==> inputs of harbor <==
==> flow/design.v <==
`timescale 1ns / 1ps
module fulladder(input wire a,b,c, output wire sum,carry);
    assign sum = a ^ b ^ c;
    assign carry = (a & b) | (b & c) | (c & a);
endmodule
module compressor_7_to_3(
    input  wire w0,w1,w2,w3,w4,w5,w6,
    output wire sum, c0, c1
);
    wire s1,s2,s3,s4,d1,d2,d3,d4;
    fulladder fa1(.a(w0), .b(w1), .c(w2), .sum(s1), .carry(d1));
    fulladder fa2(.a(w3), .b(w4), .c(w5), .sum(s2), .carry(d2));
    fulladder fa3(.a(s1), .b(s2), .c(w6), .sum(s3), .carry(d3));
    fulladder fa4(.a(d1), .b(d2), .c(d3), .sum(s4), .carry(d4));
    assign sum = s3;
    assign c0  = s4;
    assign c1  = d4;
endmodule
module array_7_to_3_compressor(
    input  wire [31:0] p0,p1,p2,p3,p4,p5,p6,
    output wire [31:0] psum, pc0, pc1
);
    genvar j;
    generate
        for(j=0; j<32; j=j+1) begin
            compressor_7_to_3 C(
                p0[j], p1[j], p2[j], p3[j], p4[j], p5[j], p6[j],
                psum[j], pc0[j], pc1[j]
            );
        end
    endgenerate
endmodule
module array_3_to_2_compressor(
    input  wire [31:0] a,b,c,
    output wire [31:0] sum, carry
);
    assign sum   = a ^ b ^ c;
    assign carry = ((a & b) | (b & c) | (c & a)) << 1;
endmodule
module han_carlson_adder(
    input  wire [31:0] a,
    input  wire [31:0] b,
    output wire [31:0] sum,
    output wire carry_out
);
    wire [31:0] g, p;
    assign g = a & b;
    assign p = a ^ b;
    wire [31:0] g1, p1;
    assign g1[0] = g[0];
    assign p1[0] = p[0];
    genvar i;
    generate
        for(i=1;i<32;i=i+1) begin
            assign g1[i] = g[i] | (p[i] & g[i-1]);
            assign p1[i] = p[i] & p[i-1];
        end
    endgenerate
    wire [31:0] g2, p2;
    assign g2[0] = g1[0];
    assign p2[0] = p1[0];
    assign g2[1] = g1[1];
    assign p2[1] = p1[1];
    generate
        for(i=2;i<32;i=i+1) begin
            assign g2[i] = g1[i] | (p1[i] & g1[i-2]);
            assign p2[i] = p1[i] & p1[i-2];
        end
    endgenerate
    wire [31:0] g3, p3;
    assign g3[0] = g2[0];
    assign p3[0] = p2[0];
    assign g3[1] = g2[1];
    assign p3[1] = p2[1];
    assign g3[2] = g2[2];
    assign p3[2] = p2[2];
    assign g3[3] = g2[3];
    assign p3[3] = p2[3];
    generate
        for(i=4;i<32;i=i+1) begin
            assign g3[i] = g2[i] | (p2[i] & g2[i-4]);
            assign p3[i] = p2[i] & p2[i-4];
        end
    endgenerate
    wire [31:0] g4, p4;
    assign g4[0] = g3[0];
    assign p4[0] = p3[0];
    assign g4[1] = g3[1];
    assign p4[1] = p3[1];
    assign g4[2] = g3[2];
    assign p4[2] = p3[2];
    assign g4[3] = g3[3];
    assign p4[3] = p3[3];
    assign g4[4] = g3[4];
    assign p4[4] = p3[4];
    assign g4[5] = g3[5];
    assign p4[5] = p3[5];
    assign g4[6] = g3[6];
    assign p4[6] = p3[6];
    assign g4[7] = g3[7];
    assign p4[7] = p3[7];
    generate
        for(i=8;i<32;i=i+1) begin
            assign g4[i] = g3[i] | (p3[i] & g3[i-8]);
            assign p4[i] = p3[i] & p3[i-8];
        end
    endgenerate
    wire [31:0] g5, p5;
    assign g5[0]  = g4[0];  assign p5[0]  = p4[0];
    assign g5[1]  = g4[1];  assign p5[1]  = p4[1];
    assign g5[2]  = g4[2];  assign p5[2]  = p4[2];
    assign g5[3]  = g4[3];  assign p5[3]  = p4[3];
    assign g5[4]  = g4[4];  assign p5[4]  = p4[4];
    assign g5[5]  = g4[5];  assign p5[5]  = p4[5];
    assign g5[6]  = g4[6];  assign p5[6]  = p4[6];
    assign g5[7]  = g4[7];  assign p5[7]  = p4[7];
    assign g5[8]  = g4[8];  assign p5[8]  = p4[8];
    assign g5[9]  = g4[9];  assign p5[9]  = p4[9];
    assign g5[10] = g4[10]; assign p5[10] = p4[10];
    assign g5[11] = g4[11]; assign p5[11] = p4[11];
    assign g5[12] = g4[12]; assign p5[12] = p4[12];
    assign g5[13] = g4[13]; assign p5[13] = p4[13];
    assign g5[14] = g4[14]; assign p5[14] = p4[14];
    assign g5[15] = g4[15]; assign p5[15] = p4[15];
    generate
        for(i=16;i<32;i=i+1) begin
            assign g5[i] = g4[i] | (p4[i] & g4[i-16]);
            assign p5[i] = p4[i] & p4[i-16];
        end
    endgenerate
    wire [31:0] carry_in; 
    assign carry_in[0] = 1'b0;
    assign carry_in[1]  = g[0];
    assign carry_in[2]  = g1[1];
    assign carry_in[3]  = g2[2];
    assign carry_in[4]  = g3[3];
    generate
        for(i=5;i<32;i=i+1) begin
            assign carry_in[i] = g5[i-1];
        end
    endgenerate
    generate
        for(i=0;i<32;i=i+1) begin
            assign sum[i] = p[i] ^ carry_in[i];
        end
    endgenerate
    assign carry_out = g5[31];
endmodule
module piped_wallace_mult(
    input wire clock, reset,
    input wire [15:0] x,y,
    output reg [31:0] prod
);
    genvar i,j;
    wire [31:0] pp[0:15];
    generate
        for(i=0; i<16; i=i+1) begin : PP_GEN
            for(j=0; j<32; j=j+1) begin : COL
                assign pp[i][j] = (j>=i && j<i+16) ? (x[j-i] & y[i]) : 1'b0;
            end
        end
    endgenerate
    wire [31:0] s0,s1,c0_0,c1_0,c02_0,c12_0;
    array_7_to_3_compressor A0(pp[0],pp[1],pp[2],pp[3],pp[4],pp[5],pp[6], s0, c0_0, c02_0);
    array_7_to_3_compressor A1(pp[7],pp[8],pp[9],pp[10],pp[11],pp[12],pp[13], s1, c1_0, c12_0);
    wire [31:0] c0  = c0_0  << 1;
    wire [31:0] c1  = c1_0  << 1;
    wire [31:0] c02 = c02_0 << 2;
    wire [31:0] c12 = c12_0 << 2;
    reg [31:0] rs0,rs1,rc0,rc1,rc02,rc12, rpp14,rpp15;
    always @(posedge clock or posedge reset)
        if(reset) begin
            rs0<=0; rs1<=0; rc0<=0; rc1<=0; rc02<=0; rc12<=0;
            rpp14<=0; rpp15<=0;
        end else begin
            rs0<=s0; rs1<=s1; rc0<=c0; rc1<=c1; rc02<=c02; rc12<=c12;
            rpp14<=pp[14]; rpp15<=pp[15];
        end
    wire [31:0] sum1,carry_1,carry_2;
    array_7_to_3_compressor A2(
        rs0,rs1,rc0,rc1,rc02,rc12,rpp14,
        sum1, carry_1, carry_2
    );
    wire [31:0] carry1 = carry_1 << 1;
    wire [31:0] carry2 = carry_2 << 2;
    reg [31:0] rsum1,rcarry1,rcarry2,rlast;
    always @(posedge clock or posedge reset)
        if(reset) begin
            rsum1<=0; rcarry1<=0; rcarry2<=0; rlast<=0;
        end else begin
            rsum1<=sum1; rcarry1<=carry1; rcarry2<=carry2;
            rlast<=rpp15;
        end
    wire [31:0] psum_1, pcarry_1, final_sum_pre, final_carry_pre;
    array_3_to_2_compressor C0(rsum1, rcarry1, rcarry2, psum_1, pcarry_1);
    array_3_to_2_compressor C1(rlast, psum_1, pcarry_1, final_sum_pre, final_carry_pre);
    reg [31:0] rsum, rcarry;
    always @(posedge clock or posedge reset)
        if(reset) begin
            rsum<=0; rcarry<=0;
        end else begin
            rsum<=final_sum_pre;
            rcarry<=final_carry_pre;
        end
    wire [31:0] final_sum;
    wire cout;
    han_carlson_adder HC(rsum, rcarry, final_sum, cout);
    always @(posedge clock or posedge reset)
        if(reset)
            prod <= 0;
        else
            prod <= final_sum;
endmodule
==> flow/run.sh <==
#!/bin/bash
# the make line also repeats each setting of config.mk as NAME=value (left out here)
make -C /OpenROAD-flow-scripts/flow DESIGN_CONFIG=/design/flow/config.mk WORK_HOME=/design/flow/orfs CLKGATE_MAP_FILE= finish
==> flow/config.mk <==
export PLATFORM = sky130hd
export DESIGN_NAME = piped_wallace_mult
export DESIGN_NICKNAME = piped_wallace_mult
export VERILOG_FILES = /design/flow/design.v
export SDC_FILE = /design/flow/constraint.sdc
export NUM_CORES = 4
export LEC_CHECK = 0
export ABC_AREA = 1
export CAP_MARGIN = 20
export CORE_MARGIN = 2
export CORE_UTILIZATION = 72
export CTS_CLUSTER_SIZE = 46
export GPL_TIMING_DRIVEN = 1
export SETUP_SLACK_MARGIN = 0.36
export SLEW_MARGIN = 10
export TNS_END_PERCENT = 85
==> flow/constraint.sdc <==
create_clock -name core_clock -period 1.85 [get_ports {clock}]
set_input_delay 0.3700 -clock core_clock [delete_from_list [all_inputs] [get_ports {clock}]]
set_output_delay 0.3700 -clock core_clock [all_outputs]
set_load 0.01 [all_outputs]
==> willow (differences from harbor) <==
Settings changed: ABC_AREA 1 to default, CORE_UTILIZATION 72 to 40, CTS_CLUSTER_SIZE 46 to default, GPL_TIMING_DRIVEN 1 to default, SETUP_SLACK_MARGIN 0.36 to default, SLEW_MARGIN 10 to 20, TNS_END_PERCENT 85 to default.
==> flow/constraint.sdc (replaced) <==
create_clock -name core_clock -period 2.8 [get_ports {clock}]
set_input_delay 0.5600 -clock core_clock [delete_from_list [all_inputs] [get_ports {clock}]]
set_output_delay 0.5600 -clock core_clock [all_outputs]
set_load 0.01 [all_outputs]
==> amber (differences from harbor) <==
Settings changed: ABC_AREA 1 to 0, CORE_UTILIZATION 72 to 69, PLACE_DENSITY from default to 0.82, SETUP_SLACK_MARGIN 0.36 to default, SLEW_MARGIN 10 to 20, TNS_END_PERCENT 85 to 30.
==> flow/constraint.sdc (replaced) <==
create_clock -name core_clock -period 2.3 [get_ports {clock}]
set_input_delay 0.4600 -clock core_clock [delete_from_list [all_inputs] [get_ports {clock}]]
set_output_delay 0.4600 -clock core_clock [all_outputs]
set_load 0.01 [all_outputs]
==> results.sh <==
# source this file to load flow results
export IMPL_die_y_um=163
export IMPL_error_line="[ERROR DPL-0038] Utilization greater than 100%, impossible to legalize"
export IMPL_initCoreUtil_pct=72.6
export IMPL_common_cells="inv_1, nand2_1, dfrtp_1, fa_1, ha_1"
export IMPL_status="stopped before the end"
export IMPL_cts_setup_buffers=53
export IMPL_fp_nets=2079
export IMPL_lastStage="5_1_grt"
[end of results for harbor]
==> results.sh <==
# physical design summary
export IMPL_status="finished clean"
export IMPL_die_y_um=213
export IMPL_fp_nets=1665
export IMPL_common_cells="dfrtp_1, inv_1, and2_1, fa_1, ha_1"
export IMPL_initCoreUtil_pct=40.4
export IMPL_grt_use_met3_pct=2.40
export IMPL_cts_setup_buffers=0
[end of results for willow]
==> results.sh <==
# physical design summary
export IMPL_finalSetupViolations=3
export IMPL_common_cells="dfrtp_1, inv_1, and2_1, fa_1, ha_1"
export IMPL_cts_setup_buffers=4
export IMPL_initCoreUtil_pct=69.8
export IMPL_fin_ws_ns=-0.0381
export IMPL_hold_viol_final=0
export IMPL_status="failed layout checks"
export IMPL_so_faults="setup timing"
export IMPL_die_y_um=163
[end of results for amber]

---

==> v21: inputs <==
// piped_wallace_mult: RTL as listed in full above, without the edits since
clock: 2.59 ns
lec_check: 0
cap_margin: 20
core_margin: 2
core_utilization: 40
slew_margin: 20
run.sh (not shown) runs the stock make flow with config.mk's settings and CLKGATE_MAP_FILE=.
==> v28: changes against v21 <==
ABC_AREA = 1   (was default)
CORE_UTILIZATION = 69   (was 40)
CTS_CLUSTER_SIZE = 46   (was default)
GPL_TIMING_DRIVEN = 1   (was default)
PLACE_DENSITY = 0.82   (was default)
TNS_END_PERCENT = 85   (was default)
==> flow/constraint.sdc (replaced) <==
create_clock -name core_clock -period 1.96 [get_ports {clock}]
set_input_delay 0.3920 -clock core_clock [delete_from_list [all_inputs] [get_ports {clock}]]
set_output_delay 0.3920 -clock core_clock [all_outputs]
set_load 0.01 [all_outputs]
==> v33: changes against v21 <==
CORE_UTILIZATION = 58   (was 40)
==> notes <==
- v33 completed without violations. v21 completed with no timing, DRC or antenna violations. v28 ran to the end with violations: setup timing.
- Sequential cell count is the same in v28 and v21.
- Global-route usage: v21 is lower than v33 (7.2 points).
- In v28 the synthesized cell count is larger than in v33, by about 30%.
- Core utilization: v28 > v33 > v21.
- The highest cell count belongs to v28, the lowest to v33.
- Die size: v28 < v33 < v21.
- Between v28 and v33, the lower critical path depth is in v28 (gap 3).
- Clock skew: v21 < v33 < v28.
- In v21 the sequential power is lower than in v28, by 26%.

---

==> raven <==
// piped_wallace_mult: RTL as listed in full above, without the edits since
clock: 1.59 ns
lec_check: 0
abc_area: 1
cap_margin: 20
core_margin: 2
core_utilization: 68
cts_cluster_size: 97
slew_margin: 20
==> inputs of delta, as changes to raven <==
Settings changed: CELL_PAD_IN_SITES_GLOBAL_PLACEMENT from default to 3, CORE_MARGIN 2 to 6, CORE_UTILIZATION 68 to 53, CTS_CLUSTER_DIAMETER from default to 391, CTS_CLUSTER_SIZE 97 to default, GPL_TIMING_DRIVEN from default to 1, HOLD_SLACK_MARGIN from default to 0.09, PLACE_DENSITY from default to 0.42, SETUP_SLACK_MARGIN from default to 0.5, SLEW_MARGIN 20 to 15.
==> flow/constraint.sdc (replaced) <==
create_clock -name core_clock -period 2.8 [get_ports {clock}]
set_input_delay 0.5600 -clock core_clock [delete_from_list [all_inputs] [get_ports {clock}]]
set_output_delay 0.5600 -clock core_clock [all_outputs]
set_load 0.01 [all_outputs]
==> inputs of maple, as changes to raven <==
Settings changed: ABC_AREA 1 to 0, CAP_MARGIN 20 to 35, CELL_PAD_IN_SITES_DETAIL_PLACEMENT from default to 1, CORE_UTILIZATION 68 to 17, CTS_CLUSTER_SIZE 97 to 50, GPL_TIMING_DRIVEN from default to 0, MIN_ROUTING_LAYER from default to met2, PLACE_DENSITY_LB_ADDON from default to 0.23, TNS_END_PERCENT from default to 30.
==> flow/constraint.sdc (replaced) <==
create_clock -name core_clock -period 2.69 [get_ports {clock}]
set_input_delay 0.5380 -clock core_clock [delete_from_list [all_inputs] [get_ports {clock}]]
set_output_delay 0.5380 -clock core_clock [all_outputs]
set_load 0.01 [all_outputs]
==> results.yml <==
# physical design summary
outcome:
  outcome: "finished with violations"
  violations: "negative setup slack"
floorplan:
  die_area_um2: 28000
  n_tap_cell: 335
setup_path:
  r2r-start: "rs0[19]"
yosys:
  post_synth_num_cell_types: 21
  fp_nets: 2079
layout:
  n_clock_buffer: 49
  area_dominant_class: "combinational gates"
  fillers: 546
  bufAreaShareNonClock: 0.140
final_timing:
  setup_ws_ps: -737
  final-setup-viol-count: 123
# the run above: raven

==> results.yml <==
# yosys + openroad results
floorplan:
  die_width_um: 197
  die_area_um2: 38800
  rows: 67
  core_area_um2: 33600
yosys:
  netlist_logic_family_top: "adder cells"
  ys_area_um2: 18100
  fp_nets: 2079
  ys_seq_frac: 0.465
  yosys.area_share.simple: 0.110
  post_synth_num_cell_types: 21
  synthCells: 1738
  yosys_register_bits: 337
outcome:
  stop_stage: "global placement without I/O (3_1_place_gp_skip_io)"
  outcome: "did not finish"
  error_line: "[ERROR GPL-0301] Utilization 101.976 % exceeds 100%."
# the run above: delta

==> results.yml <==
# physical design summary
layout:
  n_clock_buffer: 46
  fillers: 11300
  area_dominant_class: "registers"
  comb_share: 0.377
  design_area_um2: 21400
  bufAreaShareNonClock: 0.0534
yosys:
  fp_nets: 1665
  post_synth_num_cell_types: 56
outcome:
  outcome: "finished clean"
floorplan:
  die_area_um2: 105000
final_timing:
  setup_ws_ps: 52.9
  final-setup-viol-count: 0
setup_path:
  crit_top_cell: "fa_1"
  r2r-start: "rcarry[5]"
  cp_cell_sequence: "dlygate4sd2_1 -> buf_2 -> and2_1 -> fa_1 -> inv_1 -> fa_1 -> inv_1 -> fa_1"
pwr:
  seqPwrFrac: 0.366
# the run above: maple


---

==> wip/onyx: inputs <==
// piped_wallace_mult: RTL as listed in full above, without the edits since
make LEC_CHECK=0 ABC_AREA=0 CAP_MARGIN=20 CORE_MARGIN=2 CORE_UTILIZATION=68 CTS_CLUSTER_SIZE=46 GPL_TIMING_DRIVEN=1 SLEW_MARGIN=20 TNS_END_PERCENT=30 finish   # period 2.3 ns
==> wip/xenon (differences from wip/onyx) <==
==> flow/config.mk (replaced) <==
export PLATFORM = sky130hd
export DESIGN_NAME = piped_wallace_mult
export DESIGN_NICKNAME = piped_wallace_mult
export VERILOG_FILES = /design/flow/design.v
export SDC_FILE = /design/flow/constraint.sdc
export NUM_CORES = 4
export LEC_CHECK = 0
export ABC_AREA = 1
export CAP_MARGIN = 20
export CELL_PAD_IN_SITES_GLOBAL_PLACEMENT = 3
export CORE_MARGIN = 6
export CORE_UTILIZATION = 53
export CTS_CLUSTER_DIAMETER = 136
export CTS_CLUSTER_SIZE = 36
export GPL_TIMING_DRIVEN = 1
export HOLD_SLACK_MARGIN = 0.09
export MIN_ROUTING_LAYER = met2
export PLACE_DENSITY = 0.42
export SETUP_SLACK_MARGIN = 0.5
export SLEW_MARGIN = 15
==> flow/constraint.sdc (replaced) <==
create_clock -name core_clock -period 2.8 [get_ports {clock}]
set_input_delay 0.5600 -clock core_clock [delete_from_list [all_inputs] [get_ports {clock}]]
set_output_delay 0.5600 -clock core_clock [all_outputs]
set_load 0.01 [all_outputs]
==> wip/garnet (differences from wip/onyx) <==
==> flow/config.mk (replaced) <==
export PLATFORM = sky130hd
export DESIGN_NAME = piped_wallace_mult
export DESIGN_NICKNAME = piped_wallace_mult
export VERILOG_FILES = /design/flow/design.v
export SDC_FILE = /design/flow/constraint.sdc
export NUM_CORES = 4
export LEC_CHECK = 0
export ABC_AREA = 1
export CAP_MARGIN = 25
export CORE_MARGIN = 2
export CORE_UTILIZATION = 40
export CTS_CLUSTER_SIZE = 27
export GPL_TIMING_DRIVEN = 0
export PLACE_DENSITY = 0.9
export SETUP_SLACK_MARGIN = 0.51
export SLEW_MARGIN = 0
export TNS_END_PERCENT = 20
==> flow/constraint.sdc (replaced) <==
create_clock -name core_clock -period 2.56 [get_ports {clock}]
set_input_delay 0.5120 -clock core_clock [delete_from_list [all_inputs] [get_ports {clock}]]
set_output_delay 0.5120 -clock core_clock [all_outputs]
set_load 0.01 [all_outputs]
==> results <==
- wip/garnet ran to the end with no violations. wip/xenon ended with an error in global placement without I/O (GPL-0301). wip/onyx finished but failed the layout checks on negative setup slack.
- Against wip/garnet, the sequential power of wip/onyx is higher by 12%.
- Between wip/onyx and wip/garnet, the lower clock power is in wip/garnet (gap 7.3%, measured against wip/garnet).
- Of wip/onyx and wip/garnet, wip/onyx has the higher global-route usage (gap 8.7 points).
- Critical path depth: wip/onyx is lower than wip/garnet (1).
- Between wip/garnet and wip/onyx, the lower via count is in wip/onyx (gap 19%, measured against wip/onyx).
- Die area, lowest first: wip/onyx, wip/xenon, wip/garnet.
- Against wip/onyx, the synthesized cell count of wip/garnet is higher by 31%.
- Between wip/onyx and wip/garnet, the lower hold slack is in wip/garnet (gap 0.091 ns).
- In wip/garnet the register-to-register slack is higher than in wip/onyx, by 0.43 ns.
- Synthesized area: wip/garnet is higher than wip/onyx (4.0%).
==> figures <==
| item | wip/xenon | wip/onyx | wip/garnet |
|---|---|---|---|
| Flop count | - | 337 | 337 |
| Number of vias in the routed layout | - | 9964 | 11.87k |
| Met1 Usage GRT | - | 42.64% | 22.99% |
| Worst setup path endpoint | - | A2.genblk1[8].C.fa1.c | A2.genblk1[8].C.fa1.c |
| Mi-comb count | - | 736 | 844 |
| Die width | 196.9 um | 164.1 um | 216.8 um |
| Total nets after synthesis | 2079 | 1665 | 2079 |
| Group drawing the most power | - | combinational logic | combinational logic |
| Clock buffer depth | - | 3 | 3 |
| Core area | 33620 um^2 | 25180 um^2 | 44510 um^2 |
| Worst setup SP type | - | primary input | primary input |
| Remaining number of nets flagged by the antenna check after routing | - | 0 | 0 |
| Switching share of power | - | 33.94% | 36.04% |
| Final Instance Count excl. Fillers | - | 1854 | 2470 |
| Largest net degree at the start of global routing | - | 80 | 46 |
| Number of non-clock inverters | - | 212 | 494 |
| Area share of the largest cell type after synthesis | 46.54% | 48.40% | 46.54% |
| Run status | stopped before the end | finished with violations | timing/DRC/antenna clean |
| Failing step | global placement without I/O | - | - |
| Reasons for failing layout checks | - | negative setup slack | - |
| Hold Path Sink | - | prod[1] | rpp15[27] |
| Clock Sink Count | - | 337 | 337 |
| Cell count of the worst reg-to-reg path | - | 9 | 5 |
No activity file was given, so power comes from the tool's default toggle rates.
